[flow/run.sh]
#!/bin/bash
# the make line also repeats each setting of config.mk as NAME=value (left out here)
make -C /OpenROAD-flow-scripts/flow DESIGN_CONFIG=/design/flow/config.mk WORK_HOME=/design/flow/orfs CLKGATE_MAP_FILE= finish
[flow/config.mk]
export PLATFORM = sky130hd
export DESIGN_NAME = iir_variable_filter
export DESIGN_NICKNAME = iir_variable_filter
export VERILOG_FILES = /design/flow/design.v
export SDC_FILE = /design/flow/constraint.sdc
export NUM_CORES = 4
export LEC_CHECK = 0
export CAP_MARGIN = 20
export CORE_MARGIN = 2
export CORE_UTILIZATION = 64
export GPL_TIMING_DRIVEN = 1
export MAX_ROUTING_LAYER = met4
export MIN_ROUTING_LAYER = met1
export PLACE_DENSITY_LB_ADDON = 0.0
export SETUP_SLACK_MARGIN = 3.56
export SLEW_MARGIN = 5
export TNS_END_PERCENT = 25
[flow/constraint.sdc]
create_clock -name core_clock -period 12.2 [get_ports {clk}]
set_input_delay 2.4400 -clock core_clock [delete_from_list [all_inputs] [get_ports {clk}]]
set_output_delay 2.4400 -clock core_clock [all_outputs]
set_load 0.01 [all_outputs]
[flow/design.v]
module coeff_selector #(
    parameter TAP_WIDTH      = 32,
    parameter FF_TAP_COUNT   = 4,
    parameter FB_TAP_COUNT   = 3,
    parameter NUM_LP_FILTERS   = 20
)
(
    input  logic [8:0]           filter_index,   
    output logic [FF_TAP_COUNT*TAP_WIDTH-1:0]   B_flat,        
    output logic [FB_TAP_COUNT*TAP_WIDTH-1:0]   A_flat         
);
    logic signed [TAP_WIDTH-1:0] mem [0:NUM_LP_FILTERS*2*FF_TAP_COUNT-1];
    initial begin
        mem[0*8+0*4+0] = 2;
        mem[0*8+0*4+1] = 6;
        mem[0*8+0*4+2] = 6;
        mem[0*8+0*4+3] = 2;
        mem[0*8+1*4+0] = -22432;
        mem[0*8+1*4+1] = 20560;
        mem[0*8+1*4+2] = -6303;
        mem[0*8+1*4+3] = 0;
        mem[1*8+0*4+0] = 14;
        mem[1*8+0*4+1] = 43;
        mem[1*8+0*4+2] = 43;
        mem[1*8+0*4+3] = 14;
        mem[1*8+1*4+0] = -20298;
        mem[1*8+1*4+1] = 17066;
        mem[1*8+1*4+2] = -4845;
        mem[1*8+1*4+3] = 0;
        mem[2*8+0*4+0] = 43;
        mem[2*8+0*4+1] = 130;
        mem[2*8+0*4+2] = 130;
        mem[2*8+0*4+3] = 43;
        mem[2*8+1*4+0] = -18179;
        mem[2*8+1*4+1] = 14050;
        mem[2*8+1*4+2] = -3715;
        mem[2*8+1*4+3] = 0;
        mem[3*8+0*4+0] = 92;
        mem[3*8+0*4+1] = 278;
        mem[3*8+0*4+2] = 278;
        mem[3*8+0*4+3] = 92;
        mem[3*8+1*4+0] = -16080;
        mem[3*8+1*4+1] = 11468;
        mem[3*8+1*4+2] = -2837;
        mem[3*8+1*4+3] = 0;
        mem[4*8+0*4+0] = 164;
        mem[4*8+0*4+1] = 493;
        mem[4*8+0*4+2] = 493;
        mem[4*8+0*4+3] = 164;
        mem[4*8+1*4+0] = -14004;
        mem[4*8+1*4+1] = 9282;
        mem[4*8+1*4+2] = -2154;
        mem[4*8+1*4+3] = 0;
        mem[5*8+0*4+0] = 259;
        mem[5*8+0*4+1] = 778;
        mem[5*8+0*4+2] = 778;
        mem[5*8+0*4+3] = 259;
        mem[5*8+1*4+0] = -11952;
        mem[5*8+1*4+1] = 7457;
        mem[5*8+1*4+2] = -1620;
        mem[5*8+1*4+3] = 0;
        mem[6*8+0*4+0] = 378;
        mem[6*8+0*4+1] = 1136;
        mem[6*8+0*4+2] = 1136;
        mem[6*8+0*4+3] = 378;
        mem[6*8+1*4+0] = -9922;
        mem[6*8+1*4+1] = 5962;
        mem[6*8+1*4+2] = -1201;
        mem[6*8+1*4+3] = 0;
        mem[7*8+0*4+0] = 523;
        mem[7*8+0*4+1] = 1569;
        mem[7*8+0*4+2] = 1569;
        mem[7*8+0*4+3] = 523;
        mem[7*8+1*4+0] = -7911;
        mem[7*8+1*4+1] = 4773;
        mem[7*8+1*4+2] = -868;
        mem[7*8+1*4+3] = 0;
        mem[8*8+0*4+0] = 692;
        mem[8*8+0*4+1] = 2078;
        mem[8*8+0*4+2] = 2078;
        mem[8*8+0*4+3] = 692;
        mem[8*8+1*4+0] = -5918;
        mem[8*8+1*4+1] = 3868;
        mem[8*8+1*4+2] = -599;
        mem[8*8+1*4+3] = 0;
        mem[9*8+0*4+0] = 888;
        mem[9*8+0*4+1] = 2666;
        mem[9*8+0*4+2] = 2666;
        mem[9*8+0*4+3] = 888;
        mem[9*8+1*4+0] = -3937;
        mem[9*8+1*4+1] = 3232;
        mem[9*8+1*4+2] = -376;
        mem[9*8+1*4+3] = 0;
        mem[10*8+0*4+0] = 1112;
        mem[10*8+0*4+1] = 3337;
        mem[10*8+0*4+2] = 3337;
        mem[10*8+0*4+3] = 1112;
        mem[10*8+1*4+0] = -1966;
        mem[10*8+1*4+1] = 2855;
        mem[10*8+1*4+2] = -181;
        mem[10*8+1*4+3] = 0;
        mem[11*8+0*4+0] = 1365;
        mem[11*8+0*4+1] = 4095;
        mem[11*8+0*4+2] = 4095;
        mem[11*8+0*4+3] = 1365;
        mem[11*8+1*4+0] = -0;
        mem[11*8+1*4+1] = 2730;
        mem[11*8+1*4+2] = -0;
        mem[11*8+1*4+3] = 0;
        mem[12*8+0*4+0] = 1649;
        mem[12*8+0*4+1] = 4948;
        mem[12*8+0*4+2] = 4948;
        mem[12*8+0*4+3] = 1649;
        mem[12*8+1*4+0] = 1966;
        mem[12*8+1*4+1] = 2855;
        mem[12*8+1*4+2] = 181;
        mem[12*8+1*4+3] = 0;
        mem[13*8+0*4+0] = 1967;
        mem[13*8+0*4+1] = 5901;
        mem[13*8+0*4+2] = 5901;
        mem[13*8+0*4+3] = 1967;
        mem[13*8+1*4+0] = 3937;
        mem[13*8+1*4+1] = 3232;
        mem[13*8+1*4+2] = 376;
        mem[13*8+1*4+3] = 0;
        mem[14*8+0*4+0] = 2322;
        mem[14*8+0*4+1] = 6966;
        mem[14*8+0*4+2] = 6966;
        mem[14*8+0*4+3] = 2322;
        mem[14*8+1*4+0] = 5918;
        mem[14*8+1*4+1] = 3868;
        mem[14*8+1*4+2] = 599;
        mem[14*8+1*4+3] = 0;
        mem[15*8+0*4+0] = 2718;
        mem[15*8+0*4+1] = 8154;
        mem[15*8+0*4+2] = 8154;
        mem[15*8+0*4+3] = 2718;
        mem[15*8+1*4+0] = 7911;
        mem[15*8+1*4+1] = 4773;
        mem[15*8+1*4+2] = 868;
        mem[15*8+1*4+3] = 0;
        mem[16*8+0*4+0] = 3159;
        mem[16*8+0*4+1] = 9479;
        mem[16*8+0*4+2] = 9479;
        mem[16*8+0*4+3] = 3159;
        mem[16*8+1*4+0] = 9922;
        mem[16*8+1*4+1] = 5962;
        mem[16*8+1*4+2] = 1201;
        mem[16*8+1*4+3] = 0;
        mem[17*8+0*4+0] = 3652;
        mem[17*8+0*4+1] = 10958;
        mem[17*8+0*4+2] = 10958;
        mem[17*8+0*4+3] = 3652;
        mem[17*8+1*4+0] = 11952;
        mem[17*8+1*4+1] = 7457;
        mem[17*8+1*4+2] = 1620;
        mem[17*8+1*4+3] = 0;
        mem[18*8+0*4+0] = 4204;
        mem[18*8+0*4+1] = 12612;
        mem[18*8+0*4+2] = 12612;
        mem[18*8+0*4+3] = 4204;
        mem[18*8+1*4+0] = 14004;
        mem[18*8+1*4+1] = 9282;
        mem[18*8+1*4+2] = 2154;
        mem[18*8+1*4+3] = 0;
        mem[19*8+0*4+0] = 4822;
        mem[19*8+0*4+1] = 14467;
        mem[19*8+0*4+2] = 14467;
        mem[19*8+0*4+3] = 4822;
        mem[19*8+1*4+0] = 16080;
        mem[19*8+1*4+1] = 11468;
        mem[19*8+1*4+2] = 2837;
        mem[19*8+1*4+3] = 0;
    end
    always_comb begin
        B_flat = '0;
        A_flat = '0;
        if (filter_index < NUM_LP_FILTERS) begin
            B_flat[0*TAP_WIDTH +: TAP_WIDTH] = mem[filter_index*8+0*4+0];
            B_flat[1*TAP_WIDTH +: TAP_WIDTH] = mem[filter_index*8+0*4+1];
            B_flat[2*TAP_WIDTH +: TAP_WIDTH] = mem[filter_index*8+0*4+2];
            B_flat[3*TAP_WIDTH +: TAP_WIDTH] = mem[filter_index*8+0*4+3];
            A_flat[0*TAP_WIDTH +: TAP_WIDTH] = mem[filter_index*8+1*4+0];
            A_flat[1*TAP_WIDTH +: TAP_WIDTH] = mem[filter_index*8+1*4+1];
            A_flat[2*TAP_WIDTH +: TAP_WIDTH] = mem[filter_index*8+1*4+2];
        end
    end
endmodule
module iir_filter 
#(
    parameter DATA_IN_WIDTH  = 16,
    parameter DATA_OUT_WIDTH = 32,
    parameter TAP_WIDTH      = 16,
    parameter FF_TAP_COUNT   = 4,
    parameter FB_TAP_COUNT   = 3
)
(
    input  wire                               clk,
    input  wire                               reset_n,
    input  wire   signed [DATA_IN_WIDTH-1:0]  data_in,
    output wire    signed [DATA_OUT_WIDTH-1:0] data_out,
    input  wire   [FF_TAP_COUNT*TAP_WIDTH-1:0] B_flat,
    input  wire   [FB_TAP_COUNT*TAP_WIDTH-1:0] A_flat
);
    reg signed [DATA_IN_WIDTH-1:0] x_delay [0:FF_TAP_COUNT-2];
    reg signed [DATA_OUT_WIDTH-1:0] y_delay [0:FF_TAP_COUNT-2];
    wire signed [DATA_OUT_WIDTH-1:0] w_product_a [0:FB_TAP_COUNT-1];
    wire signed [DATA_OUT_WIDTH-1:0] w_product_b [0:FF_TAP_COUNT-1];
    integer i, j;
    wire signed [DATA_OUT_WIDTH-1:0] sum;
    reg signed [DATA_IN_WIDTH-1:0] r_x;
    reg signed [DATA_OUT_WIDTH-1:0] data_out_reg;
    wire signed [TAP_WIDTH-1:0] B [0:FF_TAP_COUNT-1] ;
    wire signed [TAP_WIDTH-1:0] A [0:FB_TAP_COUNT-1] ;
    generate
        genvar k;
        for (k = 0; k < FF_TAP_COUNT; k = k + 1) begin : b_unpack
            assign B[k] = B_flat[k*TAP_WIDTH +: TAP_WIDTH];
        end
        for (k = 0; k < FB_TAP_COUNT; k = k + 1) begin : a_unpack
            assign A[k] = A_flat[k*TAP_WIDTH +: TAP_WIDTH];
        end
    endgenerate
    always @(posedge clk or negedge reset_n) begin
        if (!reset_n) begin
            for (i = 0; i < FF_TAP_COUNT-1; i = i + 1)
                x_delay[i] <= 0;
            for (j = 0; j < FF_TAP_COUNT-1; j = j + 1)
                y_delay[j] <= 0;
            r_x <= 0;
            data_out_reg <= 0;
        end else begin
            r_x <= data_in;
            for (i = 1; i < FF_TAP_COUNT-1; i = i + 1)
                x_delay[i] <= x_delay[i-1];
            x_delay[0] <= r_x;
            for (j = 1; j < FF_TAP_COUNT-1; j = j + 1)
                y_delay[j] <= y_delay[j-1];
            y_delay[0] <= sum >>> TAP_WIDTH-3;
            data_out_reg <= sum >>> TAP_WIDTH-3;
        end
    end
    generate
		 genvar o;
		 for (o = 0; o < FB_TAP_COUNT; o = o + 1) begin : a_loop
		 assign w_product_a[o] = (-(A[o]) * y_delay[o]);
		 end
    endgenerate
    generate
		 genvar c;
		 for (c = 1; c < FF_TAP_COUNT; c = c + 1) begin : b_loop
		 assign w_product_b[c] = B[c] * x_delay[c-1];
		 end
    endgenerate
    assign w_product_b[0] = B[0] * r_x;
    wire signed [DATA_OUT_WIDTH-1:0] sum_a = w_product_a[0]+w_product_a[1]+w_product_a[2];
    wire signed [DATA_OUT_WIDTH-1:0] sum_b = w_product_b[0]+w_product_b[1]+w_product_b[2]+w_product_b[3];
    assign sum = sum_a + sum_b;
    assign data_out = data_out_reg;
endmodule
module iir_variable_filter
#(
    parameter DATA_IN_WIDTH  = 16,
    parameter DATA_OUT_WIDTH = 32,
    parameter TAP_WIDTH      = 16,
    parameter FF_TAP_COUNT   = 4,
    parameter FB_TAP_COUNT   = 3,
    parameter NUM_LP_FILTERS = 20
)
(
    input  wire                               clk,
    input  wire                               reset_n,
    input  wire        [8:0]                  filter_index,
    input  wire signed [DATA_IN_WIDTH-1:0]    data_in,
    output wire signed [DATA_OUT_WIDTH-1:0]   data_out
);
    wire [FF_TAP_COUNT*TAP_WIDTH-1:0] B_flat;
    wire [FB_TAP_COUNT*TAP_WIDTH-1:0] A_flat;
    coeff_selector #(
        .TAP_WIDTH(TAP_WIDTH),
        .FF_TAP_COUNT(FF_TAP_COUNT),
        .FB_TAP_COUNT(FB_TAP_COUNT),
        .NUM_LP_FILTERS(NUM_LP_FILTERS)
    ) coeff_sel (
        .filter_index(filter_index),
        .B_flat(B_flat),
        .A_flat(A_flat)
    );
    iir_filter #(
        .DATA_IN_WIDTH(DATA_IN_WIDTH),
        .DATA_OUT_WIDTH(DATA_OUT_WIDTH),
        .TAP_WIDTH(TAP_WIDTH),
        .FF_TAP_COUNT(FF_TAP_COUNT),
        .FB_TAP_COUNT(FB_TAP_COUNT)
    ) IIR (
        .clk(clk),
        .reset_n(reset_n),
        .data_in(data_in),
        .data_out(data_out),
        .B_flat(B_flat),
        .A_flat(A_flat)
    );
endmodule
==> job_summary.md, run 1 <==
## PnR job results

| Metric | Value |
|---|---|
| Reg clk slew, reported paths | 70 ps |
| Number of endpoints with negative hold slack in the final report | 0 |
| Area added between synthesis and finish | 12.6% |
| Sort of element at the end of the critical path | flip-flop |
| Critical path's most frequent cell | fa_1 |
| Final Critical Period | 13430 ps |
| Required time of the critical path | 12620 ps |
| Biggest area consumer among synthesized cells | fa_1 |
| Die area | 119000 um^2 |
| Antenna Nets Post-Route | 0 |
| Detailed-routed wire length on met3 | 23000 um |
| Die boundary width | approximately 350 um |
| Path type of the worst min-delay path | flip-flop to flip-flop |
| Highest routed metal layer | met4 |
| Nets@finish | 11100 |
| Floorplan row count | 125 |
| Reg-to-reg setup timing slack | 1730 ps |
| Vias in the first global route | 63600 |
| XORs/XNORs by Area | 1.94% |
| Dominant Register Cell | dfrtp_1 |
| Mux cell area share after synthesis | 0.102% |
| First-pass GRT wire length | roughly 380000 um |
| Number of setup violations in the final report | 15 |
| Worst max-slew margin expressed relative to the limit | 21.7% |
| Startpoint-to-endpoint class of the critical path | input port to flip-flop |
| Total via count after detailed routing | 56400 |
| Routed WL per cell | 24.8 um |
| Worst hold path stage count | 0 |
| Hold path endpoint | IIR.y_delay[2][2] |
| Number of warnings issued by yosys | 4 |
| Max cap viols | 0 |
| Least setup slack across all paths after layout | -1230 ps |
| DP Area | 82300 um^2 |
| Count of mapped cells out of synthesis | 8032 |
| Maximum operating frequency | around 74 MHz |
| Top cells, area | fa_1, inv_1, ha_1 |
| Count of buffers from port buffering | 58 |
| Vertical die size | 345 um |
| Top cells by count | inv_1, fa_1, nand2_1 |
| Simple logic cell fraction of the synthesized area | 14.7% |
| Maximum fanout encountered on the critical timing path | 14 |
| Initial antenna violation count | 12 |
| Standard cell with the maximum stage delay on the critical path | a311oi_1 |
| Flip-flops with a built-in enable | 0 |
| Launching element type of the critical path | input port |
| Buffering stage count on the worst path with inverters included | 11 |
| Area share of fa/ha/maj cells after synthesis | between 60% and 70% |
| Chip area from the yosys synthesis statistics | 74600 um^2 |
| Buffer type at the clock tree root | clkbuf_16 |
| Global-route usage over all layers | between 40% and 50% |
| Maximum clock skew at final layout | 15.1 ps |
| Number of buffers on the longest clock path | 2 |
| Mapped Avg Cell Area | slightly above 9 um^2 |
| Total number of warnings across the stage logs | between 40 and 50 |
| Total wire length after detailed routing | 249000 um |
| Design Area, Final | 84000 um^2 |
| Worst r2r src | IIR.y_delay[1][4] |
| Kind of cell with the highest combined delay on the critical path | adder cells |
| Number of buffers created by CTS | 17 |
| Checks that blocked a clean result | negative setup slack |
| Floorplan-stage core utilization | 64.4% |
| Post-layout utilization of the core | 72.5% |
| Later-pin clock latency in the skew report | 560 ps |
| WP data arrival | 13850 ps |
| Yosys cell count | 8032 |
| Last element of the critical path | IIR.y_delay[0][18] |
| Vias per cell | 5.61 |
| Total half-perimeter wirelength after legalization and detailed placement | ~210000 um |
| Number of hold buffers added after CTS | 0 |
| Sequential area share after synthesis | 4.06% |
| Routed metal-1 wirelength | between 80000 and 90000 um |
| Endpoint of the worst-slack reg-to-reg timing path | IIR.y_delay[0][18] |
| Placeable core area | between 100000 and 150000 um^2 |
| Combined area of all synthesized cells | 74600 um^2 |
| Slew at the pin closest to its max-slew limit | 1180 ps |
| Number of synthesized register bits | about 120 |
| DRC marker count from the first detailed-route iteration | 4753 |
| CTS tree | done |
| Synthesized Nets | 10600 |
| Worst setup path startpoint | filter_index[8] |
| Area share, top type | a little over half |
| Largest net degree at the start of global routing | 68 |
| Most frequent cell after synthesis | inv_1 |
| Number of cells traversed by the worst register-to-register path | 33 |
| Clock tree sinks | ~120 |
| Top non-seq family | adder cells |
| Number of levels the H-tree was split into | 4 |
| Part of the cycle the worst path needs | 110% |
| DR WL met2 | 117000 um |
| Detailed-router iteration count before antenna repair | 6 |
| Async S/R FF share, synth | 100% |
| Slowest cell delay on critical path | 650 ps |
| Final Max Slew Viols | 0 |
| Number of unique standard cell types used by synthesis | between 80 and 90 |
| Stages on worst setup path | between 40 and 50 |
| Compound-Gate Fraction of Synth Area | 1.76% |
| Detailed-route DRC error count | 0 |
| Outcome | finished with violations |
| Hold wc startpoint | IIR.y_delay[1][2] |
| Total overflow reported by the global router | 0 |
| Unrepaired setup endpoints after global routing | yes |
| Placement-stage worst setup slack | -2430 ps |
| Number of primary I/O pins | 59 |
| Global placer's final weighted congestion | just over 1 |
-- stage by stage --
step,hold slack [ps],std cells,setup TNS [ps]
after detailed placement,379,9959,-30600
after floorplan,352,8032,-3600
after global routing,400,10000,-12110
after global placement,361,9957,-27180
after CTS,395,10000,-5450
final,392,10000,-8190
-- layout make-up --
cell class              instances  area (um^2)
well taps                    1524         1910
clock inverters                14          173
repair buffers                840         7450
fillers                      8624        31900
diodes                          9         22.5
multi-input cells            5185        62200
flip-flops and latches        121         3030
clock buffers                  18          429
inverters                    2338         8790
-- timing repair --
| action | 4_1_cts | 5_1_grt |
|---|---|---|
| buffers inserted | 33 | 14 |
| resized | 126 | 36 |
| cloned | 0 | 1 |
| pin swaps | 57 | 26 |
| setup endpoints to repair | 19 | 19 |
-- per-layer routing --
layer / up-vias / global-route usage (%)
met5: - / -
met4: 0 / 29.4
met3: 908 / 9.14
met2: 2998 / 70.6
met1: 29100 / 54.3
li1: 23400 / -
==> run 2, diff against run 1 <==
- CAP_MARGIN: 20 -> 10
- CORE_UTILIZATION: 64 -> 72
- CTS_CLUSTER_DIAMETER: default -> 356
- GPL_TIMING_DRIVEN: 1 -> default
- MAX_ROUTING_LAYER: met4 -> default
- MIN_ROUTING_LAYER: met1 -> default
- PLACE_DENSITY_LB_ADDON: 0.0 -> 0.01
- SETUP_SLACK_MARGIN: 3.56 -> -0.87
- SLEW_MARGIN: 5 -> 20
- TNS_END_PERCENT: 25 -> default
- clock period: 12.2 -> 10.1 ns (I/O delays scaled with it)
==> run 2 against run 1 <==
  * The layout still fails its checks (negative setup slack)
  * Via count is 6.0% higher
  * Global-route usage is 6.0 points higher
  * Setup slack worse by 1500 ps
  * Critical path type unchanged
==> job_summary.md, run 2 <==
## PnR job results

| Metric | Value |
|---|---|
| First-pass GRT wire length | 397000 um (+3.7%) |
| Simple logic cell fraction of the synthesized area | 14.7% (unchanged) |
| Nets@finish | 11200 (+0.59%) |
| Routed WL per cell | 26.4 um (+6.5%) |
| Outcome | finished with violations |
| Clock tree sinks | 121 (unchanged) |
| Total via count after detailed routing | 59700 (+6.0%) |
| Chip area from the yosys synthesis statistics | 74600 um^2 (unchanged) |
| Antenna Nets Post-Route | 0 (unchanged) |
| Initial antenna violation count | 14 (+2) |
| Largest net degree at the start of global routing | 76 (+12%) |
| Buffering stage count on the worst path with inverters included | 10 (-1) |
| Reg-to-reg setup timing slack | -40 ps (-1770 ps) |
| Count of filler cells inserted in the layout | 5903 (-32%) |
| Worst setup path startpoint | filter_index[0] |
| Kind of cell with the highest combined delay on the critical path | adder cells |
| Detailed-router iteration count before antenna repair | 10 (+4) |
| Hold path endpoint | IIR.x_delay[1][4] |
| Async S/R FF share, synth | 100% (unchanged) |
| Most frequent cell after synthesis | inv_1 |
| Final Critical Period | approximately 13000 ps |
| Top cells, area | fa_1, inv_1, ha_1 |
| Yosys cell count | 8032 (unchanged) |
| Worst max-slew margin expressed relative to the limit | 26.5% (+4.8 points) |
| Path type of the worst min-delay path | flip-flop to flip-flop |
| Worst hold path stage count | 1 (+1) |
| Hold wc startpoint | IIR.x_delay[0][4] |
| Sequential area share after synthesis | 4.06% (unchanged) |
| Checks that blocked a clean result | negative setup slack |
| Buffer type at the clock tree root | clkbuf_16 |
| Total half-perimeter wirelength after legalization and detailed placement | 218000 um (+2.3%) |
| Mapped Avg Cell Area | 9.29 um^2 (unchanged) |
| Number of unique standard cell types used by synthesis | 84 (unchanged) |
| DP Area | 82500 um^2 (+0.15%) |
| Area added between synthesis and finish | 13.0% |
| Launching element type of the critical path | input port |
| Vias in the first global route | 67700 (+6.6%) |
| Number of buffers on the longest clock path | 2 (unchanged) |
| Maximum operating frequency | 77.8 MHz |
| Floorplan row count | 118 (-5.6%) |
| Flip-flops with a built-in enable | 0 (unchanged) |
| Slowest cell delay on critical path | 570 ps (-80 ps) |
| Dominant Register Cell | dfrtp_1 |
| Final Max Slew Viols | 0 (unchanged) |
| Maximum fanout encountered on the critical timing path | 9 (-5) |
| Top non-seq family | adder cells |
| Global placer's final weighted congestion | 1.03 (+0.54%) |
| Number of cells traversed by the worst register-to-register path | 35 (+6.1%) |
| WP data arrival | 13270 ps (-580 ps) |
| Global-route usage over all layers | 51.4% (+6.0 points) |
| CTS tree | done |
| Part of the cycle the worst path needs | 127% (+17 points) |
| Number of synthesized register bits | 121 (unchanged) |
| Max cap viols | 0 (unchanged) |
| Total number of warnings across the stage logs | 51 (+4.1%) |
| Area share, top type | 53.8% (unchanged) |
| Endpoint of the worst-slack reg-to-reg timing path | IIR.y_delay[0][18] |
| Number of levels the H-tree was split into | 4 (unchanged) |
| Top cells by count | inv_1, fa_1, nand2_1 |
| Required time of the critical path | 10510 ps (-2110 ps) |
| Critical path's most frequent cell | fa_1 |
| Last element of the critical path | IIR.y_delay[0][18] |
| Synthesized Nets | 10600 (unchanged) |
| XORs/XNORs by Area | 1.94% (unchanged) |
| Vertical die size | 326 um (-5.7%) |
| DRC marker count from the first detailed-route iteration | 6317 (+33%) |
| Floorplan-stage core utilization | 72.3% (+7.9 points) |
| Number of setup violations in the final report | 19 (+4) |
| Placeable core area | 103000 um^2 (-11%) |
| Number of endpoints with negative hold slack in the final report | 0 (unchanged) |
| Biggest area consumer among synthesized cells | fa_1 |
| Die boundary width | 326 um (-5.7%) |
| Later-pin clock latency in the skew report | 560 ps (about the same) |
| Startpoint-to-endpoint class of the critical path | input port to flip-flop |
| Standard cell with the maximum stage delay on the critical path | fa_1 |
| Total overflow reported by the global router | 0 (unchanged) |
| Number of standard cells in the layout, taps in and fillers out | 9974 (-0.75%) |
| Count of buffers from port buffering | 58 (unchanged) |
| Count of mapped cells out of synthesis | 8032 (unchanged) |
| Design Area, Final | 84300 um^2 (+0.35%) |
| Stages on worst setup path | 43 (+2.4%) |
| Total wire length after detailed routing | 264000 um (+5.8%) |
| Detailed-route DRC error count | 0 (unchanged) |
| Number of buffers created by CTS | 17 (unchanged) |
| Slew at the pin closest to its max-slew limit | 1100 ps (-72.4 ps) |
| Least setup slack across all paths after layout | -2760 ps (-1530 ps) |
| Maximum clock skew at final layout | 31.3 ps (+16.2 ps) |
| Worst Hold Margin | 593 ps (+200 ps) |
| Combined area of all synthesized cells | 74600 um^2 (unchanged) |
| Vias per cell | 5.99 (+6.7%) |
| Reg clk slew, reported paths | 80 ps (about the same) |
| Die area | 106000 um^2 (-11%) |
| Worst r2r src | IIR.x_delay[0][7] |
| Area share of fa/ha/maj cells after synthesis | 63.6% (unchanged) |
| Mux cell area share after synthesis | 0.102% (unchanged) |
| Number of warnings issued by yosys | 4 (unchanged) |
| Placed insts | 9887 (-0.72%) |
| Sort of element at the end of the critical path | flip-flop |
| Compound-Gate Fraction of Synth Area | 1.76% (unchanged) |
| Unrepaired setup endpoints after global routing | yes |
| Number of primary I/O pins | 59 (unchanged) |
-- run 2: repair_timing --
action                                  CTS  global route
buffers inserted                         15            35
endpoints found under the setup margin   19            19
resized                                 115           114
cloned                                    1             1
pin swaps                                54            82
hold buffers                              0             0
-- run 2: layout make-up --
class                           count  area (um^2)  area share [%]
Inverter                         2338         8790            10.4
Clock inverter                     14          115           0.137
Antenna cell                       12         30.0          0.0356
Multi-Input combinational cell   5185        62400            74.0
Timing Repair Buffer              906         7770            9.21
Tap cell                         1380         1730            2.05
Clock buffer                       18          439           0.521
Sequential cell                   121         3030            3.59
-- run 2: through the flow --
step	utilization, %	setup slack, ps	setup TNS [ps]
after floorplan	-	-2640	-32620
after detailed placement	79.9	-4360	-66500
after CTS	81.0	-2730	-36000
final	81.7	-2760	-40440
after global placement	79.9	-4080	-61230
after global routing	81.7	-2990	-44790
-- run 2: per-layer routing --
layer / wire length (um) / track usage, % / up-vias
met5: 86 / 0 / -
met4: 28700 / 41.9 / 14
met3: 32900 / 15.4 / 1687
met2: 118000 / 78.7 / 4562
met1: 83500 / 60.5 / 29900
li1: - / - / 23600
==> run 3, diff against run 2 <==
- ABC_AREA: default -> 1
- CAP_MARGIN: 10 -> 20
- CTS_CLUSTER_DIAMETER: 356 -> default
- PLACE_DENSITY: default -> 0.42
- PLACE_DENSITY_LB_ADDON: 0.01 -> default
- SETUP_SLACK_MARGIN: -0.87 -> default
- TNS_END_PERCENT: default -> 5
- clock period: 10.1 -> 9.02 ns (I/O delays scaled with it)
==> run 3 against run 2 <==
  * The layout still fails its checks (negative setup slack)
  * Sequential share of layout area about the same
  * Via count increased by 7.9%
  * Non-clock buffer count increased by 187
  * Global-route usage increased by 4.4 points
  * First-iteration DRC count increased by 25%
  * Clock-buffer cell count decreased by 1
  * Hold slack got worse by 200 ps
==> job_summary.md, run 3 <==
## PnR job results

| Metric | Value |
|---|---|
| Maximum clock skew at final layout | 20.2 ps (-11.2 ps) |
| Worst hold path stage count | 0 (-1) |
| Part of the cycle the worst path needs | 132% (+4.7 points) |
| Path type of the worst min-delay path | flip-flop to flip-flop |
| Critical path's most frequent cell | fa_1 |
| CTS tree | done |
| Simple logic cell fraction of the synthesized area | 14.7% (+0.080 points) |
| Number of standard cells in the layout, taps in and fillers out | 10800 (+8.3%) |
| First-pass GRT wire length | 423000 um (+6.5%) |
| Routed WL per cell | 26.3 um (-0.52%) |
| Number of cells traversed by the worst register-to-register path | 34 (-2.9%) |
| Buffering stage count on the worst path with inverters included | 18 (+8) |
| Maximum operating frequency | roughly 84 MHz |
| Compound-Gate Fraction of Synth Area | 0.857% (-0.91 points) |
| Count of buffers from port buffering | 58 (unchanged) |
| Stages on worst setup path | 54 (+26%) |
| Detailed-router iteration count before antenna repair | 8 (-2) |
| Biggest area consumer among synthesized cells | fa_1 |
| Final Critical Period | 11910 ps |
| Number of levels the H-tree was split into | 4 (unchanged) |
| WP data arrival | 12370 ps (-900 ps) |
| Most frequent cell after synthesis | inv_1 |
| Antenna Nets Post-Route | 0 (unchanged) |
| Dominant Register Cell | dfrtp_1 |
| Startpoint-to-endpoint class of the critical path | input port to flip-flop |
| Number of unique standard cell types used by synthesis | 53 (-37%) |
| Count of filler cells inserted in the layout | 5941 (+0.64%) |
| Max cap viols | 0 (unchanged) |
| Combined area of all synthesized cells | 74200 um^2 (-0.62%) |
| Vias per cell | 5.97 (-0.34%) |
| Required time of the critical path | 9480 ps (-1030 ps) |
| Slew at the pin closest to its max-slew limit | 1010 ps (-97.4 ps) |
| Clock tree sinks | 121 (unchanged) |
| Number of setup violations in the final report | 19 (unchanged) |
| Least setup slack across all paths after layout | -2890 ps (-129 ps) |
| Unrepaired setup endpoints after global routing | yes |
| Top cells, area | fa_1, inv_1, ha_1 |
| Hold wc startpoint | IIR.x_delay[1][0] |
| Sequential area share after synthesis | 4.08% (+0.025 points) |
| DP Area | 83500 um^2 (+1.2%) |
| Number of synthesized register bits | 121 (unchanged) |
| Final Max Slew Viols | 0 (unchanged) |
| Later-pin clock latency in the skew report | 570 ps (about the same) |
| Vertical die size | 325 um (-0.31%) |
| Initial antenna violation count | 21 (+7) |
| Buffer type at the clock tree root | clkbuf_16 |
| Endpoint of the worst-slack reg-to-reg timing path | IIR.y_delay[0][17] |
| Mux cell area share after synthesis | 0% (-0.10 points) |
| Slowest cell delay on critical path | 550 ps (-20 ps) |
| Mapped Avg Cell Area | 8.61 um^2 (-7.4%) |
| Hold path endpoint | IIR.x_delay[2][0] |
| Flip-flops with a built-in enable | 0 (unchanged) |
| Worst max-slew margin expressed relative to the limit | 33.0% (+6.5 points) |
| Outcome | finished with violations |
| Worst r2r src | IIR.y_delay[1][1] |
| Count of mapped cells out of synthesis | 8616 (+7.3%) |
| Checks that blocked a clean result | negative setup slack |
| Top non-seq family | adder cells |
| Standard cell with the maximum stage delay on the critical path | fa_1 |
| XORs/XNORs by Area | 0.839% (-1.1 points) |
| Worst setup path startpoint | filter_index[0] |
| Global placer's final weighted congestion | 1.14 (+11%) |
| Area added between synthesis and finish | 14.9% |
| Sort of element at the end of the critical path | flip-flop |
| Reg-to-reg setup timing slack | -260 ps (-220 ps) |
| Top cells by count | inv_1, fa_1, nand2_1 |
| Design Area, Final | 85200 um^2 (+1.0%) |
| Yosys cell count | 8616 (+7.3%) |
| Sum Neg Setup Slack | -48160 ps (-7720 ps) |
| Total overflow reported by the global router | 0 (unchanged) |
| Die area | 106000 um^2 (-0.62%) |
| Number of buffers created by CTS | 17 (unchanged) |
| Async S/R FF share, synth | 100% (unchanged) |
| Area share, top type | 54.2% (+0.34 points) |
| Largest net degree at the start of global routing | 63 (-17%) |
| Nets@finish | 12000 (+7.5%) |
| Floorplan-stage core utilization | 72.8% (+0.48 points) |
| Reg clk slew, reported paths | 90 ps (about the same) |
| Number of primary I/O pins | 59 (unchanged) |
| Last element of the critical path | IIR.y_delay[0][18] |
| Placed insts | 10700 (+8.4%) |
| Total via count after detailed routing | 64500 (+7.9%) |
| DRC marker count from the first detailed-route iteration | 7894 (+25%) |
| Total wire length after detailed routing | 284000 um (+7.7%) |
| Floorplan row count | 117 (-0.85%) |
| Chip area from the yosys synthesis statistics | 74200 um^2 (-0.62%) |
| Number of buffers on the longest clock path | 2 (unchanged) |
| Vias in the first global route | 71300 (+5.3%) |
| Maximum fanout encountered on the critical timing path | 5 (-4) |
| Number of endpoints with negative hold slack in the final report | 0 (unchanged) |
| Placeable core area | 102000 um^2 (-1.3%) |
| Detailed-route DRC error count | 0 (unchanged) |
| Global-route usage over all layers | 55.8% (+4.4 points) |
| Total number of warnings across the stage logs | 51 (unchanged) |
| Total half-perimeter wirelength after legalization and detailed placement | 242000 um (+11%) |
| Synthesized Nets | 11200 (+5.5%) |
| Area share of fa/ha/maj cells after synthesis | 64.0% (+0.40 points) |
| Launching element type of the critical path | input port |
| Die boundary width | 325 um (-0.31%) |
| Number of warnings issued by yosys | 4 (unchanged) |
| Kind of cell with the highest combined delay on the critical path | adder cells |
[run 3: repair_timing]
item | CTS | global route
pin swaps | 85 | 132
resized | 116 | 141
gates cloned | 1 | 0
endpoints found under the setup margin | 19 | 19
buffers inserted | 17 | 26
hold buffers | 0 | 0
[run 3: final cells by class]
cell class              count  area (um^2)  area share (%)
flip-flops and latches    121         3030            3.55
inverters                2692        10100            11.9
clock inverters            15          141           0.166
multi-input cells        5484        60500            71.0
clock buffers              17          425           0.499
well taps                1368         1710            2.01
diodes                      9         22.5          0.0264
repair buffers           1093         9220            10.8
[run 3: metal layers]
layer  global-route usage (%)  wire length, um
met1                     62.7            85100
met2                     81.2           120000
met3                     23.2            43500
met4                     50.6            34900
met5                    0.408              287
[run 3: through the flow]
step,utilization (%),hold slack (ps),setup WS (ps)
after global placement,81.9,363,-4130
after global routing,83.6,397,-3200
after floorplan,-,352,-2910
after detailed placement,81.9,369,-4310
final,83.6,396,-2890
after CTS,82.9,389,-2870
==> run 4, diff against run 3 <==
- CORE_UTILIZATION: 72 -> 68
- HOLD_SLACK_MARGIN: default -> -0.02
- PLACE_DENSITY: 0.42 -> default
- PLACE_DENSITY_LB_ADDON: default -> 0.08
- SETUP_SLACK_MARGIN: default -> 3.63
- TNS_END_PERCENT: 5 -> default
- clock period: 9.02 -> 20.2 ns (I/O delays scaled with it)
==> run 4 against run 3 <==
  * Utilization shrank 13 points
  * Critical path type unchanged
  * Clock-buffer cell count is the same
  * Die area grew 5.8%
  * The run now finishes clean
  * Setup slack gained 7000 ps
  * Largest cell class unchanged
  * Global-route usage shrank 8.0 points
  * Non-clock buffer count shrank 929
  * Wire length shrank 11%
  * Via count shrank 11%
==> job_summary.md, run 4 <==
## PnR job results

| Metric | Value |
|---|---|
| Outcome | timing/DRC/antenna clean |
| DP Area | 75800 um^2 (-9.2%) |
| Number of buffers on the longest clock path | 2 (unchanged) |
| Hold path endpoint | IIR.x_delay[2][14] |
| Floorplan row count | 121 (+3.4%) |
| Sum Neg Setup Slack | 0 ps (+48160 ps) |
| Area added between synthesis and finish | 3.32% |
| Top non-seq family | adder cells |
| Worst hold path stage count | 0 (unchanged) |
| Worst r2r src | IIR.y_delay[0][6] |
| Vertical die size | 334 um (+2.9%) |
| Count of filler cells inserted in the layout | 8432 (+42%) |
| Combined area of all synthesized cells | 74200 um^2 (unchanged) |
| Floorplan-stage core utilization | 68.3% (-4.5 points) |
| Number of cells traversed by the worst register-to-register path | 32 (-5.9%) |
| Detailed-route DRC error count | 0 (unchanged) |
| Later-pin clock latency in the skew report | 570 ps (about the same) |
| Mapped Avg Cell Area | 8.61 um^2 (unchanged) |
| Launching element type of the critical path | input port |
| Area share of fa/ha/maj cells after synthesis | 64.0% (unchanged) |
| Design Area, Final | 76600 um^2 (-10%) |
| Number of endpoints with negative hold slack in the final report | 0 (unchanged) |
| Detailed-router iteration count before antenna repair | 8 (unchanged) |
| Hold wc startpoint | IIR.x_delay[1][14] |
| Final Max Slew Viols | 0 (unchanged) |
| Reg-to-reg setup timing slack | 9900 ps (+10160 ps) |
| Maximum fanout encountered on the critical timing path | 34 (+29) |
| Area share, top type | 54.2% (unchanged) |
| Last element of the critical path | IIR.y_delay[0][16] |
| Total number of warnings across the stage logs | 46 (-9.8%) |
| Biggest area consumer among synthesized cells | fa_1 |
| Vias per cell | 5.79 (-3.0%) |
| Path type of the worst min-delay path | flip-flop to flip-flop |
| First-pass GRT wire length | 381000 um (-9.9%) |
| Top cells by count | inv_1, fa_1, nand2_1 |
| Number of buffers created by CTS | 17 (unchanged) |
| Stages on worst setup path | 49 (-9.3%) |
| Total overflow reported by the global router | 0 (unchanged) |
| Worst max-slew margin expressed relative to the limit | 16.3% (-17 points) |
| WP data arrival | 16490 ps (+4120 ps) |
| Chip area from the yosys synthesis statistics | 74200 um^2 (unchanged) |
| Total via count after detailed routing | 57400 (-11%) |
| Placeable core area | 109000 um^2 (+6.5%) |
| Footprint of the flip-flops and latches | 3030 um^2 (unchanged) |
| Routed WL per cell | 25.6 um (-2.8%) |
| Buffer type at the clock tree root | clkbuf_16 |
| Global-route usage over all layers | 47.8% (-8.0 points) |
| Initial antenna violation count | 14 (-33%) |
| Critical path's most frequent cell | fa_1 |
| XORs/XNORs by Area | 0.839% (unchanged) |
| Maximum clock skew at final layout | 29.1 ps (+8.93 ps) |
| Slowest cell delay on critical path | 570 ps (+20 ps) |
| Number of hold buffers added after CTS | 0 (unchanged) |
| Count of buffers from port buffering | 58 (unchanged) |
| Dominant Register Cell | dfrtp_1 |
| Nets@finish | 11100 (-7.7%) |
| Slew at the pin closest to its max-slew limit | 1260 ps (+250 ps) |
| Buffering stage count on the worst path with inverters included | 13 (-5) |
| Number of levels the H-tree was split into | 4 (unchanged) |
| Max cap viols | 0 (unchanged) |
| Startpoint-to-endpoint class of the critical path | input port to flip-flop |
| Top cells, area | fa_1, inv_1, ha_1 |
| DRC marker count from the first detailed-route iteration | 6150 (-22%) |
| Kind of cell with the highest combined delay on the critical path | adder cells |
| Number of primary I/O pins | 59 (unchanged) |
| Largest net degree at the start of global routing | 55 (-13%) |
| Compound-Gate Fraction of Synth Area | 0.857% (unchanged) |
| Worst setup path startpoint | filter_index[3] |
| Mux cell area share after synthesis | 0% (unchanged) |
| Required time of the critical path | 20640 ps (+11160 ps) |
| Count of mapped cells out of synthesis | 8616 (unchanged) |
| Total wire length after detailed routing | 254000 um (-11%) |
| Endpoint of the worst-slack reg-to-reg timing path | IIR.y_delay[0][16] |
| Async S/R FF share, synth | 100% (unchanged) |
| Number of synthesized register bits | 121 (unchanged) |
| Number of warnings issued by yosys | 4 (unchanged) |
| Vias in the first global route | 62300 (-13%) |
| Clock tree sinks | 121 (unchanged) |
| Yosys cell count | 8616 (unchanged) |
| Area used by multi-input combinational logic | 59700 um^2 (-1.4%) |
| Most frequent cell after synthesis | inv_1 |
| Number of setup violations in the final report | 0 (-19) |
| Reg clk slew, reported paths | 90 ps (about the same) |
| Antenna Nets Post-Route | 0 (unchanged) |
| Die boundary width | 334 um (+2.9%) |
| Synthesized Nets | 11200 (unchanged) |
| Number of unique standard cell types used by synthesis | 53 (unchanged) |
| Least setup slack across all paths after layout | 4150 ps (+7040 ps) |
| Part of the cycle the worst path needs | 79.5% (-53 points) |
| Sequential area share after synthesis | 4.08% (unchanged) |
| Die area | 112000 um^2 (+5.8%) |
| Simple logic cell fraction of the synthesized area | 14.7% (unchanged) |
| Global placer's final weighted congestion | 1.08 (-5.4%) |
| Total half-perimeter wirelength after legalization and detailed placement | 215000 um (-11%) |
| Standard cell with the maximum stage delay on the critical path | xor2_2 |
| Placement-stage worst setup slack | 1790 ps (+6100 ps) |
| Unrepaired setup endpoints after global routing | no |
| Final Critical Period | 16050 ps |
| Worst Hold Margin | 371 ps (-24.9 ps) |
| CTS tree | done |
| Sort of element at the end of the critical path | flip-flop |
| Flip-flops with a built-in enable | 0 (unchanged) |
| Maximum operating frequency | 62.3 MHz |
run 4: final cells by class:
cell class              count  area share [%]
flip-flops and latches    121            3.95
multi-input cells        5484            77.9
diodes                     11          0.0359
clock buffers              17           0.555
repair buffers            164            1.80
well taps                1414            2.31
clock inverters            15           0.207
inverters                2692            13.2
run 4: stage by stage:
| step | utilization (%) | instances |
|---|---|---|
| floorplan | - | 8616 |
| global placement | 69.8 | 9863 |
| detailed placement | 69.8 | 9863 |
| CTS | 70.4 | 9895 |
| global route | 70.6 | 9910 |
| finish | 70.6 | 9918 |
run 4: what timing repair did:
| action | 4_1_cts | 5_1_grt |
|---|---|---|
| cloned | 0 | 0 |
| hold endpoints to repair | 0 | 0 |
| resized | 13 | 22 |
| endpoints found under the setup margin | 16 | 10 |
| setup buffers | 0 | 11 |
run 4: metal layers:
layer | vias up | routed length [um] | GRT usage (%)
li1 | 23600 | - | -
met1 | 29000 | 85700 | 58.1
met2 | 3726 | 113000 | 73.2
met3 | 1066 | 30600 | 14.0
met4 | 12 | 23700 | 34.8
met5 | - | 77 | 0
==> run 5, diff against run 4 <==
- CELL_PAD_IN_SITES_DETAIL_PLACEMENT: default -> 1
- CELL_PAD_IN_SITES_GLOBAL_PLACEMENT: default -> 1
- CORE_ASPECT_RATIO: default -> 0.65
- CORE_MARGIN: 2 -> 8
- CORE_UTILIZATION: 68 -> 40
- CTS_CLUSTER_DIAMETER: default -> 337
- GPL_TIMING_DRIVEN: default -> 0
- HOLD_SLACK_MARGIN: -0.02 -> 0.02
- MAX_ROUTING_LAYER: default -> met4
- MIN_ROUTING_LAYER: default -> met2
- PLACE_DENSITY_LB_ADDON: 0.08 -> 0.03
- SETUP_SLACK_MARGIN: 3.63 -> 1.47
- clock period: 20.2 -> 10.6 ns (I/O delays scaled with it)
==> run 5 against run 4 <==
  * The flow now stops in global routing (5_1_grt)
  * Area after synthesis unchanged
  * Die area up 79%
  * Synthesized cell count unchanged
==> job_summary.md, run 5 <==
### Flow metrics

| Metric | Value |
|---|---|
| Total overflow reported by the global router | 3384 |
| Die boundary width | 550 um (+65%) |
| DP Area | 78300 um^2 (+3.3%) |
| Number of warnings issued by yosys | 4 (unchanged) |
| Simple logic cell fraction of the synthesized area | 14.7% (unchanged) |
| Count of mapped cells out of synthesis | 8616 (unchanged) |
| Biggest area consumer among synthesized cells | fa_1 |
| Number of buffers created by CTS | 25 (+8) |
| Vertical die size | 363 um (+8.6%) |
| Flip-flops with a built-in enable | 0 (unchanged) |
| Number of levels the H-tree was split into | 4 (unchanged) |
| Top non-seq family | adder cells |
| Total half-perimeter wirelength after legalization and detailed placement | 318000 um (+48%) |
| Number of unique standard cell types used by synthesis | 53 (unchanged) |
| Global-route usage over all layers | about three quarters |
| Number of synthesized register bits | 121 (unchanged) |
| Mapped Avg Cell Area | 8.61 um^2 (unchanged) |
| Mux cell area share after synthesis | 0% (unchanged) |
| Floorplan-stage core utilization | 40.2% (-28 points) |
| Global placer's final weighted congestion | 1.21 (+12%) |
| Floorplan row count | 127 (+5.0%) |
| Sequential area share after synthesis | 4.08% (unchanged) |
| Buffer type at the clock tree root | clkbuf_16 |
| XORs/XNORs by Area | 0.839% (unchanged) |
| Yosys cell count | 8616 (unchanged) |
| Synthesized Nets | 11200 (unchanged) |
| Async S/R FF share, synth | 100% (unchanged) |
| Chip area from the yosys synthesis statistics | 74200 um^2 (unchanged) |
| Stop err | [ERROR GRT-0116] Global routing finished with congestion. Check the congestion regions in the DRC Viewer. |
| Area share of fa/ha/maj cells after synthesis | 64.0% (unchanged) |
| Number of primary I/O pins | 59 (unchanged) |
| Area share, top type | 54.2% (unchanged) |
| Top cells by count | inv_1, fa_1, nand2_1 |
| Clock tree sinks | 121 (unchanged) |
| Combined area of all synthesized cells | 74200 um^2 (unchanged) |
| Placeable core area | 184000 um^2 (+70%) |
| Top cells, area | fa_1, inv_1, ha_1 |
| Most frequent cell after synthesis | inv_1 |
| Number of hold buffers added after CTS | 0 (unchanged) |
| Compound-Gate Fraction of Synth Area | 0.857% (unchanged) |
| Dominant Register Cell | dfrtp_1 |
| Last step reached | global routing (5_1_grt) |
| Number of buffers on the longest clock path | 3 (+1) |
| Die area | 200000 um^2 (+79%) |
| Outcome | aborted with a tool error |
| Count of buffers from port buffering | 57 (-1.7%) |
## run 5: stage by stage
stage	worst slack [ps]	utilization, %	TNS (ps)	instances	hold slack (ps)
after floorplan	-1590	-	-21850	8616	352
after CTS	-2230	43.9	-34010	11200	375
after global placement	-6710	42.4	-180860	11100	354
after detailed placement	-6340	42.5	-108500	11100	358
## run 5: timing repair
item	in CTS
setup endpoints to repair	19
setup buffers	76
hold endpoints to repair	0
pin swaps	63
gates resized	365
## run 5: per-layer routing
layer	overflow	track usage [%]
met1	-	-
met2	69	79.5
met3	3223	97.4
met4	92	36.4
met5	-	-
==> run 6, diff against run 5 <==
- ABC_AREA: 1 -> 0
- CELL_PAD_IN_SITES_DETAIL_PLACEMENT: 1 -> default
- CELL_PAD_IN_SITES_GLOBAL_PLACEMENT: 1 -> default
- CORE_ASPECT_RATIO: 0.65 -> default
- CORE_MARGIN: 8 -> 2
- CTS_CLUSTER_DIAMETER: 337 -> default
- HOLD_SLACK_MARGIN: 0.02 -> 0.22
- MAX_ROUTING_LAYER: met4 -> default
- MIN_ROUTING_LAYER: met2 -> default
- PLACE_DENSITY_LB_ADDON: 0.03 -> default
- SETUP_SLACK_MARGIN: 1.47 -> 3.52
- SLEW_MARGIN: 20 -> 10
- clock period: 10.6 -> 15.0 ns (I/O delays scaled with it)
==> run 6 against run 5 <==
  * Now clean on timing, DRC and antenna
  * Die area shrank 4.9%
  * Area after synthesis grew 0.63%
  * Synthesized cell count shrank 6.8%
==> job_summary.md, run 6 <==
## PnR job results

| Metric | Value |
|---|---|
| Outcome | timing/DRC/antenna clean |
| Antenna Nets Post-Route | 0 |
| Standard cell with the maximum stage delay on the critical path | fa_1 |
| Design Area, Final | ~83000 um^2 |
| Hold wc startpoint | IIR.y_delay[1][14] |
| Worst setup path startpoint | filter_index[3] |
| First-pass GRT wire length | 409000 um |
| Placeable core area | 185000 um^2 (+0.60%) |
| Top cells, area | fa_1, inv_1, ha_1 |
| Path type of the worst min-delay path | flip-flop to flip-flop |
| Floorplan row count | 158 (+24%) |
| Slew at the pin closest to its max-slew limit | 1180 ps |
| Number of levels the H-tree was split into | 4 (unchanged) |
| Buffer type at the clock tree root | clkbuf_16 |
| Global placer's final weighted congestion | 1.02 (-15%) |
| Number of setup violations in the final report | 0 |
| Global-route usage over all layers | 30.2% |
| Total wire length after detailed routing | 280000 um |
| Area share of fa/ha/maj cells after synthesis | 63.6% (-0.40 points) |
| Later-pin clock latency in the skew report | 570 ps |
| Sequential area share after synthesis | 4.06% (-0.025 points) |
| Die boundary width | 436 um (-21%) |
| Mux cell area share after synthesis | 0.102% (+0.10 points) |
| Post-layout utilization of the core | between 40% and 50% |
| Least setup slack across all paths after layout | around 540 ps |
| Vias in the first global route | approximately 60000 |
| Top non-seq family | adder cells |
| Placed insts | 10600 (-4.8%) |
| Worst hold path stage count | 0 |
| Unrepaired setup endpoints after global routing | yes |
| Number of synthesized register bits | 121 (unchanged) |
| Final Critical Period | 14460 ps |
| Number of endpoints with negative hold slack in the final report | 0 |
| Worst max-slew margin expressed relative to the limit | 21.4% |
| Buffering stage count on the worst path with inverters included | 27 |
| Simple logic cell fraction of the synthesized area | 14.7% (-0.080 points) |
| Slowest cell delay on critical path | 620 ps |
| Endpoint of the worst-slack reg-to-reg timing path | IIR.y_delay[0][9] |
| Part of the cycle the worst path needs | ~96% |
| DRC marker count from the first detailed-route iteration | between 4000 and 5000 |
| Floorplan-stage core utilization | 40.2% (about the same) |
| Compound-Gate Fraction of Synth Area | 1.76% (+0.91 points) |
| Reg-to-reg setup timing slack | approximately 3800 ps |
| Critical path's most frequent cell | buf_6 |
| Most frequent cell after synthesis | inv_1 |
| Worst r2r src | IIR.y_delay[1][13] |
| Number of hold buffers added after CTS | 0 (unchanged) |
| WP data arrival | 14900 ps |
| Maximum operating frequency | 69.2 MHz |
| Required time of the critical path | around 15000 ps |
| Reg clk slew, reported paths | 70 ps |
| CTS tree | done |
| Final Max Slew Viols | 0 |
| Count of buffers from port buffering | 57 (unchanged) |
| Synthesized Nets | 10600 (-5.2%) |
| Number of buffers created by CTS | 17 (-32%) |
| Launching element type of the critical path | input port |
| Maximum clock skew at final layout | 19.0 ps |
| XORs/XNORs by Area | 1.94% (+1.1 points) |
| Total via count after detailed routing | 55400 |
| Placement-stage worst setup slack | -3010 ps (+3330 ps) |
| Number of unique standard cell types used by synthesis | 84 (+58%) |
| Number of standard cells in the layout, taps in and fillers out | 10800 |
| Total overflow reported by the global router | 0 |
| Detailed-router iteration count before antenna repair | 9 |
| Top cells by count | inv_1, fa_1, nand2_1 |
| Total half-perimeter wirelength after legalization and detailed placement | 241000 um (-24%) |
| Die area | 190000 um^2 (-4.9%) |
| Number of cells traversed by the worst register-to-register path | 41 |
| DP Area | 79300 um^2 (+1.2%) |
| Area share, top type | 53.8% (-0.34 points) |
| Detailed-route DRC error count | 0 |
| Max cap viols | 0 |
| Routed WL per cell | 25.9 um |
| Startpoint-to-endpoint class of the critical path | input port to flip-flop |
| Biggest area consumer among synthesized cells | fa_1 |
| Initial antenna violation count | 16 |
| Kind of cell with the highest combined delay on the critical path | adder cells |
| Total number of warnings across the stage logs | 49 |
| Combined area of all synthesized cells | 74600 um^2 (+0.63%) |
| Hold path endpoint | IIR.y_delay[2][14] |
| Sum Neg Setup Slack | 0 ps |
| Number of primary I/O pins | 59 (unchanged) |
| Area added between synthesis and finish | 11.7% |
| Mapped Avg Cell Area | 9.29 um^2 (+7.9%) |
| Vertical die size | 436 um (+20%) |
| Number of buffers on the longest clock path | 2 (-1) |
| Flip-flops with a built-in enable | 0 (unchanged) |
| Async S/R FF share, synth | 100% (unchanged) |
| Count of mapped cells out of synthesis | 8032 (-6.8%) |
| Last element of the critical path | IIR.y_delay[0][9] |
| Sort of element at the end of the critical path | flip-flop |
| Yosys cell count | 8032 (-6.8%) |
| Chip area from the yosys synthesis statistics | 74600 um^2 (+0.63%) |
| Clock tree sinks | 121 (unchanged) |
| Stages on worst setup path | about 50 |
| Largest net degree at the start of global routing | about 68 |
| Dominant Register Cell | dfrtp_1 |
| Maximum fanout encountered on the critical timing path | 10 |
| Number of warnings issued by yosys | 4 (unchanged) |
| Nets@finish | about 11000 |
| Vias per cell | about 5.1 |
-- run 6: what timing repair did --
| item | 4_1_cts | 5_1_grt |
|---|---|---|
| resized | 431 | 151 |
| setup buffers | 144 | 35 |
| pin swaps | 109 | 102 |
| setup endpoints to repair | 19 | 19 |
-- run 6: metrics by stage --
stage | hold WS, ps
4_1_cts | 466
3_3_place_gp | 437
2_1_floorplan | 352
5_1_grt | 464
6_report | 460
3_5_place_dp | 450
-- run 6: metal layers --
layer  global-route usage (%)  vias to the layer above  part of all wire, %
li1                         -                    23100                    -
met1                     38.5                    29200                   39
met2                     47.1                     2451                   45
met3                     6.41                      656                  8.4
met4                     18.3                       10                  7.9
met5                        0                        -                0.023
-- run 6: cell type report --
| class | count | area [um^2] |
|---|---|---|
| diodes | 10 | 25.0 |
| plain buffers | 388 | 2200 |
| clock buffers | 18 | 429 |
| clock inverters | 14 | 185 |
| fillers | 18100 | 102000 |
| inverters | 2338 | 8790 |
| multi-input cells | 5185 | 62800 |
| flip-flops and latches | 121 | 3030 |
| well taps | 2480 | 3100 |
| repair buffers | 263 | 2760 |
==> run 7, diff against run 6 <==
- ABC_AREA: 0 -> default
- CORE_ASPECT_RATIO: default -> 0.55
- CORE_MARGIN: 2 -> 6
- CORE_UTILIZATION: 40 -> 49
- GPL_ROUTABILITY_DRIVEN: default -> 0
- GPL_TIMING_DRIVEN: 0 -> 1
- HOLD_SLACK_MARGIN: 0.22 -> -0.07
- MAX_ROUTING_LAYER: default -> met4
- MIN_ROUTING_LAYER: default -> met1
- PLACE_DENSITY_LB_ADDON: default -> 0.0
- SETUP_SLACK_MARGIN: 3.52 -> 3.56
- SLEW_MARGIN: 10 -> 25
- TNS_END_PERCENT: default -> 80
- clock period: 15.0 -> 16.8 ns (I/O delays scaled with it)
==> run 7 against run 6 <==
  * Setup slack improved by 2000 ps
  * Utilization increased by 9.9 points
  * Wire length grew 0.64%
  * Largest cell class unchanged
  * Still clean
  * Critical endpoint is now IIR.y_delay[0][18]
  * Via count is 1.4% lower
  * Clock skew grew 31 ps
  * Die area is 15% lower
  * Area after synthesis stayed put
  * Cell count shrank 5.7%
==> job_summary.md, run 7 <==
## PnR job results

| Metric | Value |
|---|---|
| Sort of element at the end of the critical path | flip-flop |
| Detailed-route DRC error count | 0 (unchanged) |
| Number of hold buffers added after CTS | 0 (unchanged) |
| Initial antenna violation count | 24 (+8) |
| Stages on worst setup path | 44 (-12%) |
| Total wire length after detailed routing | 282000 um (+0.64%) |
| Worst hold path stage count | 0 (unchanged) |
| Number of synthesized register bits | 121 (unchanged) |
| Total half-perimeter wirelength after legalization and detailed placement | 234000 um (-2.8%) |
| Last element of the critical path | IIR.y_delay[0][18] |
| Synthesized Nets | 10600 (unchanged) |
| Top cells, area | fa_1, inv_1, ha_1 |
| Dominant Register Cell | dfrtp_1 |
| Reg-to-reg setup timing slack | 6310 ps (+2500 ps) |
| Biggest area consumer among synthesized cells | fa_1 |
| Number of buffers created by CTS | 17 (unchanged) |
| Outcome | timing/DRC/antenna clean |
| Required time of the critical path | 17240 ps (+1800 ps) |
| Number of warnings issued by yosys | 4 (unchanged) |
| Number of cells traversed by the worst register-to-register path | 32 (-22%) |
| Combined area of all synthesized cells | 74600 um^2 (unchanged) |
| Later-pin clock latency in the skew report | 590 ps (+20 ps) |
| Async S/R FF share, synth | 100% (unchanged) |
| Buffer type at the clock tree root | clkbuf_16 |
| Worst max-slew margin expressed relative to the limit | 24.2% (+2.8 points) |
| WP data arrival | 14650 ps (-250 ps) |
| Final Max Slew Viols | 0 (unchanged) |
| Compound-Gate Fraction of Synth Area | 1.76% (unchanged) |
| Number of primary I/O pins | 59 (unchanged) |
| Critical path's most frequent cell | fa_1 |
| Hold path endpoint | IIR.x_delay[2][15] |
| Sequential area share after synthesis | 4.06% (unchanged) |
| Most frequent cell after synthesis | inv_1 |
| Least setup slack across all paths after layout | 2580 ps (+2050 ps) |
| Top cells by count | inv_1, fa_1, nand2_1 |
| Hold wc startpoint | IIR.x_delay[1][15] |
| Detailed-router iteration count before antenna repair | 6 (-3) |
| Global-route usage over all layers | 36.7% (+6.5 points) |
| Placed insts | 9960 (-6.0%) |
| Max cap viols | 0 (unchanged) |
| Clock tree sinks | 121 (unchanged) |
| Worst setup path startpoint | filter_index[0] |
| Chip area from the yosys synthesis statistics | 74600 um^2 (unchanged) |
| Simple logic cell fraction of the synthesized area | 14.7% (unchanged) |
| Slew at the pin closest to its max-slew limit | 1140 ps (-41.8 ps) |
| Buffering stage count on the worst path with inverters included | 17 (-37%) |
| Standard cell with the maximum stage delay on the critical path | fa_1 |
| Endpoint of the worst-slack reg-to-reg timing path | IIR.y_delay[0][18] |
| Mapped Avg Cell Area | 9.29 um^2 (unchanged) |
| Kind of cell with the highest combined delay on the critical path | adder cells |
| Total number of warnings across the stage logs | 49 (unchanged) |
| Floorplan row count | 105 (-34%) |
| Die boundary width | 538 um (+23%) |
| Final Critical Period | 14220 ps |
| Unrepaired setup endpoints after global routing | yes |
| Nets@finish | 10700 (-1.7%) |
| Number of endpoints with negative hold slack in the final report | 0 (unchanged) |
| Number of unique standard cell types used by synthesis | 84 (unchanged) |
| Count of buffers from port buffering | 58 (+1.8%) |
| XORs/XNORs by Area | 1.94% (unchanged) |
| Maximum clock skew at final layout | 50.2 ps (+31.3 ps) |
| Slowest cell delay on critical path | 620 ps (about the same) |
| Area share of fa/ha/maj cells after synthesis | 63.6% (unchanged) |
| Antenna Nets Post-Route | 0 (unchanged) |
| First-pass GRT wire length | 411000 um (+0.55%) |
| Worst r2r src | IIR.r_x[8] |
| Vias per cell | 5.36 (+4.6%) |
| Sum Neg Setup Slack | 0 ps (unchanged) |
| Number of setup violations in the final report | 0 (unchanged) |
| Number of standard cells in the layout, taps in and fillers out | 10200 (-5.7%) |
| Area added between synthesis and finish | 10.3% |
| DRC marker count from the first detailed-route iteration | 5787 (+21%) |
| Startpoint-to-endpoint class of the critical path | input port to flip-flop |
| Mux cell area share after synthesis | 0.102% (unchanged) |
| Die area | 162000 um^2 (-15%) |
| Number of levels the H-tree was split into | 4 (unchanged) |
| Path type of the worst min-delay path | flip-flop to flip-flop |
| Largest net degree at the start of global routing | 72 (+5.9%) |
| Placement-stage worst setup slack | 506 ps (+3510 ps) |
| Top non-seq family | adder cells |
| CTS tree | done |
| Part of the cycle the worst path needs | 84.6% (-12 points) |
| Count of mapped cells out of synthesis | 8032 (unchanged) |
| Maximum fanout encountered on the critical timing path | 9 (-1) |
| Flip-flops with a built-in enable | 0 (unchanged) |
| Launching element type of the critical path | input port |
| Maximum operating frequency | 70.3 MHz |
| Total overflow reported by the global router | 0 (unchanged) |
| Vias in the first global route | 57500 (-4.4%) |
| Floorplan-stage core utilization | 49.7% (+9.5 points) |
| Vertical die size | 301 um (-31%) |
| Worst Hold Margin | 585 ps (+125 ps) |
| Yosys cell count | 8032 (unchanged) |
| Routed WL per cell | 27.6 um (+6.8%) |
| Number of buffers on the longest clock path | 2 (unchanged) |
| Total via count after detailed routing | 54600 (-1.4%) |
| Reg clk slew, reported paths | 80 ps (about the same) |
| Placeable core area | 150000 um^2 (-19%) |
| Area share, top type | 53.8% (unchanged) |
[run 7: metal layers]
layer  global-route usage, %  wire length (um)  up-vias
li1                        -                 -    22700
met1                    55.1            129000    28600
met2                    42.7             99200     3015
met3                    19.3             46500      339
met4                    7.21              6720        0
met5                       -                 0        -
[run 7: metrics by stage]
stage	utilization (%)	cell area (um^2)
global route	54.8	82300
finish	54.8	82300
floorplan	-	75000
global placement	52.3	78500
detailed placement	52.3	78500
CTS	54.2	81400
[run 7: cell type report]
type | instances | area (um^2)
fillers | 13800 | 67700
multi-input cells | 5185 | 62900
inverters | 2338 | 8810
clock inverters | 12 | 164
clock buffers | 19 | 443
repair buffers | 465 | 4290
diodes | 24 | 60.1
well taps | 2033 | 2540
flip-flops and latches | 121 | 3030
[run 7: timing repair]
| action | CTS | global route |
|---|---|---|
| gates cloned | 2 | 4 |
| setup endpoints to repair | 19 | 16 |
| pin swaps | 128 | 118 |
| gates resized | 280 | 114 |
| buffers inserted | 133 | 43 |
